## oak
## Buzzer
module Buzzer #(parameter isSim = 1,parameter isAHB = 0) (input wire clk,rst_n,
              output wire[31:0] BDMAC_RDATA,
              output wire       BDMAC_READYOUT,
              output wire[1:0]  BDMAC_RESP,
              input wire        BDMAC_SEL,
			  input wire        BDMAC_READY,
              input wire[31:0]  BDMAC_ADDR,
              input wire[1:0]   BDMAC_TRANS,
              input wire        BDMAC_WRITE,
              input wire[31:0]  BDMAC_WDATA,
              output wire[31:0] SBDMA_HADDR,
              output wire[1:0]  SBDMA_HTRANS,
              output wire       SBDMA_HWRITE,
              input wire[31:0]  SBDMA_HRDATA,
              input wire        SBDMA_HREADY,
              output wire[31:0] BBDMA_HADDR,
              output wire[1:0]  BBDMA_HTRANS,
              output wire       BBDMA_HWRITE,
              input wire[31:0]  BBDMA_HRDATA,
              input wire        BBDMA_HREADY,
              output wire PWM);
For scale: roughly 2300 cells after synthesis, ~240 I/O pins, about 0.021 mm² of cells after synthesis.
export LEC_CHECK = 0
export CAP_MARGIN = 20
export CELL_PAD_IN_SITES_DETAIL_PLACEMENT = 2
export CORE_MARGIN = 2
export CORE_UTILIZATION = 61
export CTS_CLUSTER_DIAMETER = 239
export GPL_ROUTABILITY_DRIVEN = 1
export HOLD_SLACK_MARGIN = 0.3
export SLEW_MARGIN = 20
create_clock -name core_clock -period 4.7 [get_ports {clk}]
run.sh (not shown) runs the stock make flow with config.mk's settings and CLKGATE_MAP_FILE=.
FAIL oak @ detailed placement: tool exited with error
Setup changes, oak to pine
diff --git a/flow/config.mk b/flow/config.mk
--- a/flow/config.mk
+++ b/flow/config.mk
@@ -9 +8,0 @@
-export CELL_PAD_IN_SITES_DETAIL_PLACEMENT = 2
@@ -11,4 +10 @@
-export CORE_UTILIZATION = 61
-export CTS_CLUSTER_DIAMETER = 239
-export GPL_ROUTABILITY_DRIVEN = 1
-export HOLD_SLACK_MARGIN = 0.3
+export CORE_UTILIZATION = 59
==> flow/constraint.sdc <==
create_clock -name core_clock -period 4.76 [get_ports {clk}]
set_input_delay 0.9520 -clock core_clock [delete_from_list [all_inputs] [get_ports {clk}]]
set_output_delay 0.9520 -clock core_clock [all_outputs]
set_load 0.01 [all_outputs]
Notes after the runs:
Comparing oak with pine, the synthesis area per yosys came out essentially unchanged. Complex-gate fraction of the synthesized area came out exactly the same in oak and pine. pine completed every stage of the flow, and the final layout passed the timing, design-rule and antenna checks. Reported for oak and pine, combined area of all synthesized cells turned out identical to the last digit. oak → pine: core box area grew by 3.2%; die extent in x grew by 3.1 µm; number of flip-flops and latches in the synthesized netlist held steady; xor/xnor share of the synthesized area held steady; total number of placement rows grew by about 1.5%. Compared pine vs oak, and total die area is up in pine.


Buzzer again, from the RTL that the note above started with.
clock: 10.0 ns
lec_check: 0
cap_margin: 20
core_margin: 5
core_utilization: 64
cts_cluster_size: 21
gpl_routability_driven: 0
gpl_timing_driven: 0
max_routing_layer: met4
setup_slack_margin: 2.54
slew_margin: 25
tns_end_percent: 40
The baseline finished with timing, DRC and antenna clean.
Next try:
CORE_MARGIN = 2   (was 5)
CORE_UTILIZATION = 17   (was 64)
CTS_CLUSTER_SIZE = unset   (was 21)
GPL_ROUTABILITY_DRIVEN = unset   (was 0)
GPL_TIMING_DRIVEN = unset   (was 0)
MAX_ROUTING_LAYER = unset   (was met4)
SETUP_SLACK_MARGIN = unset   (was 2.54)
SLEW_MARGIN = 20   (was 25)
TNS_END_PERCENT = unset   (was 40)
clock period = 14.4 ns   (was 10.0 ns; I/O delays follow)
After rerunning: The changed run completed with no timing, DRC or antenna violations. Worst setup slack improves by 4400 ps. Final cell count goes up by 35%. Wire length went up by 11%. Die area rises to 3.5 times its value. Synthesized cell count stays the same. Non-clock buffer count falls by 146.
Next try:
CORE_UTILIZATION = 20   (was 17)
TNS_END_PERCENT = 40   (was unset)
clock period = 10.0 ns   (was 14.4 ns; I/O delays follow)
Core utilization climbs by 3.5 points. Routed wire length is lower by a few percent. Design area is lower slightly. Die size falls by about a fifth. Power goes up by well over a third. Clock skew shrinks by 17 ps. First-iteration DRC count drops by roughly a tenth. Setup slack is worse by 3500 ps.
Next try:
CORE_UTILIZATION = 56   (was 20)
TNS_END_PERCENT = unset   (was 40)
clock period = 4.61 ns   (was 10.0 ns; I/O delays follow)
What happened: The new run passed the timing, design-rule and antenna checks. Total power came out higher by about 110%. Sequential share of layout area came out higher by 1.7 points. Flip-flop count does not change. Sequential power came out higher by 120%. Wire length came out lower by about 15%. Worst setup slack loses 4400 ps. Synthesized cell count does not change.
Next try:
CORE_UTILIZATION = 58   (was 56)
SETUP_SLACK_MARGIN = 1.25   (was unset)
clock period = 6.61 ns   (was 4.61 ns; I/O delays follow)
The changed run produced a clean layout.
Final cell count came out lower by a few percent.
Worst setup slack gets better by 1700 ps.
Utilization goes up by 2.5 points.
Clock skew rose by 24 ps.
Design area went down slightly.
Wire length grows slightly.
Count of clock-buffer cells in the layout rises by 5.
Die area goes down by a few percent.
Next try:
ABC_AREA = 1   (was unset)
CORE_UTILIZATION = 67   (was 58)
CTS_CLUSTER_SIZE = 99   (was unset)
PLACE_DENSITY = 0.43   (was unset)
SETUP_SLACK_MARGIN = unset   (was 1.25)
clock period = 3.04 ns   (was 6.61 ns; I/O delays follow)
Now the flow finished with negative setup slack left.
Synthesized area goes up by 1.1%.
Final cell count goes up by 27%.
Routed wire length goes up by 34%.
Via count goes up by 31%.
Cell area goes up by 2.9%.
Critical path depth goes up by 2.
Power and IR drop assume default switching activity.
